Setup of lane 4:
Design rgb2dvi, start of the top module:
module rgb2dvi (
    input  wire        PixelClk,
    input  wire [23:0] vid_pData,
    input  wire        vid_pVDE,
    input  wire        vid_pHSync,
    input  wire        vid_pVSync,
    output wire [9:0]  pDataOutRaw0,    
    output wire [9:0]  pDataOutRaw1,    
    output wire [9:0]  pDataOutRaw2     
);
Size in the first run: ~720 cells after synthesis, ~58 I/O pins, roughly 0.0073 mm2 of cells after synthesis.
make LEC_CHECK=0 ABC_AREA=0 CAP_MARGIN=0 CORE_MARGIN=2 CORE_UTILIZATION=62 CTS_CLUSTER_SIZE=20 GPL_ROUTABILITY_DRIVEN=0 GPL_TIMING_DRIVEN=0 MAX_ROUTING_LAYER=met4 SETUP_SLACK_MARGIN=-0.4 SLEW_MARGIN=30 TNS_END_PERCENT=60 finish   # period 5.35 ns
run.sh (not shown) runs the stock make flow with config.mk's settings and CLKGATE_MAP_FILE=.
Lane 4: no failed stages, no open violations at the end
The following lists how lane 3 was set up differently from lane 4:
- SLEW_MARGIN: 30 -> 20
- GPL_TIMING_DRIVEN: 0 -> unset
- CTS_CLUSTER_SIZE: 20 -> unset
- MAX_ROUTING_LAYER: met4 -> unset
- CORE_UTILIZATION: 62 -> 40
- TNS_END_PERCENT: 60 -> unset
- CAP_MARGIN: 0 -> 20
- GPL_ROUTABILITY_DRIVEN: 0 -> unset
- ABC_AREA: 0 -> unset
- SETUP_SLACK_MARGIN: -0.4 -> unset
- the clock period (ns, I/O delays scaled along): 5.35 -> 2.2
Lane 3: all stages done; final checks FAILED (setup timing).
Lane 3 vs. lane 4: per-cell routed wire length shows a reduction of 0.69 um; final design instance area without fill went up; share of the core filled with cells has decreased.
Taking lane 3 as 1.0, lane 4 lands at 0.62 on number of tap cells inserted.
In lane 3 the peak fanout along the critical path turned out 2 lower than in lane 4.

---

Setup of sierra:
rgb2dvi again, from the RTL that the note above started with.
Settings: LEC_CHECK=0, ABC_AREA=1, CAP_MARGIN=35, CORE_MARGIN=2, CORE_UTILIZATION=72, CTS_CLUSTER_DIAMETER=379, CTS_CLUSTER_SIZE=15, PLACE_DENSITY_LB_ADDON=0.25, SLEW_MARGIN=20; clock period 2.59 ns.
As the logs show, sierra stopped at clock tree synthesis after a tool error, so it never reached the end of the flow.
The following lists how harbor was set up differently from sierra:
# sierra
export LEC_CHECK = 0
export ABC_AREA = 1
export CAP_MARGIN = 35
export CORE_MARGIN = 2
export CORE_UTILIZATION = 72
export CTS_CLUSTER_DIAMETER = 379
export CTS_CLUSTER_SIZE = 15
export PLACE_DENSITY_LB_ADDON = 0.25
export SLEW_MARGIN = 20
create_clock -name core_clock -period 2.59 [get_ports {PixelClk}]
# harbor
export LEC_CHECK = 0
export CAP_MARGIN = 40
export CORE_MARGIN = 2
export CORE_UTILIZATION = 72
export PLACE_DENSITY = 0.41
export SETUP_SLACK_MARGIN = -0.19
export SLEW_MARGIN = 20
create_clock -name core_clock -period 3.18 [get_ports {PixelClk}]
==> results <==
[flow] harbor | stages: complete | final checks: fail | reason: negative setup slack. Seen in the log of sierra: DPL-0038 during clock tree synthesis, after which the run never completed. Higher synthesized cell count goes to sierra over harbor. Max number of nets in the synthesized netlist across sierra and harbor: sierra. The die of harbor is smaller than the one used in sierra. Compared with sierra, in harbor portion of netlist area occupied by mux cells went up 0.99 points; chip area from the yosys synthesis statistics down about 5%; placement-stage cell area moved down; final weighted congestion in routability-driven placement down 3.7%. Compare sierra and harbor | horizontal die dimension higher: sierra. On fraction of the core area occupied by cells at floorplan, harbor tracks sierra almost exactly. Compared with sierra, harbor shows a lower netlist area before placement.
Relative to harbor, the following input files were edited for maple:
# harbor
export LEC_CHECK = 0
export CAP_MARGIN = 40
export CORE_MARGIN = 2
export CORE_UTILIZATION = 72
export PLACE_DENSITY = 0.41
export SETUP_SLACK_MARGIN = -0.19
export SLEW_MARGIN = 20
create_clock -name core_clock -period 3.18 [get_ports {PixelClk}]
# maple
export LEC_CHECK = 0
export CAP_MARGIN = 40
export CORE_ASPECT_RATIO = 0.92
export CORE_MARGIN = 2
export CORE_UTILIZATION = 72
export CTS_CLUSTER_DIAMETER = 145
export PLACE_DENSITY = 0.63
export SETUP_SLACK_MARGIN = -0.31
export SLEW_MARGIN = 20
create_clock -name core_clock -period 3.18 [get_ports {PixelClk}]
## What came out
- maple -> harbor: number of instances in the placed design delta 0, exact match
- Delta (maple minus harbor): number of fill cells in the layout shows an increase of 144, utilization after layout decreased by 3.5 points relative to the old numbers.
- Side by side, wire length turned out lower in maple than in harbor.
- Looking at number of vias per cell, maple sits about 16% below harbor.
- The layout from maple, despite a flow that completed every stage, fails the layout checks, with the failing checks listed as negative setup slack.
For lagoon, these inputs were changed with respect to maple:
# maple
export LEC_CHECK = 0
export CAP_MARGIN = 40
export CORE_ASPECT_RATIO = 0.92
export CORE_MARGIN = 2
export CORE_UTILIZATION = 72
export CTS_CLUSTER_DIAMETER = 145
export PLACE_DENSITY = 0.63
export SETUP_SLACK_MARGIN = -0.31
export SLEW_MARGIN = 20
create_clock -name core_clock -period 3.18 [get_ports {PixelClk}]
# lagoon
export LEC_CHECK = 0
export CAP_MARGIN = 20
export CORE_MARGIN = 2
export CORE_UTILIZATION = 68
export CTS_CLUSTER_DIAMETER = 29
export SETUP_SLACK_MARGIN = 0.84
export SLEW_MARGIN = 20
create_clock -name core_clock -period 3.18 [get_ports {PixelClk}]
[summary]
- Looking at the logs for lagoon and maple, the single run that did not finish was lagoon.
- Status maple: flow complete, layout not clean - negative setup slack
- Flow for lagoon halted at global routing, error code DPL-0038.
- On global placer's final weighted congestion, lagoon tracks maple almost exactly.
- Compared with maple, lagoon shows cell resize tally after clock tree synthesis higher by 105.
- Reported for lagoon and maple, average size of a mapped cell turned out identical to the last digit.
- Looking at die area, lagoon sits 5.7% above maple.
- Measured against each other, lagoon and maple differ in cell count after placement, the lower figure coming from maple.
- In the flow results for lagoon and maple, the detailed-placement wirelength estimate is smaller on maple.
- lagoon ended with more buffer count from post-CTS setup fixing than maple.
- Compared with maple, lagoon shows a count of standard-cell rows that is 2 higher.
- Between lagoon and maple, the pre-placement core utilization is lower for lagoon.
- Re hold-fix buffer count after cts: no difference whatsoever between lagoon and maple.
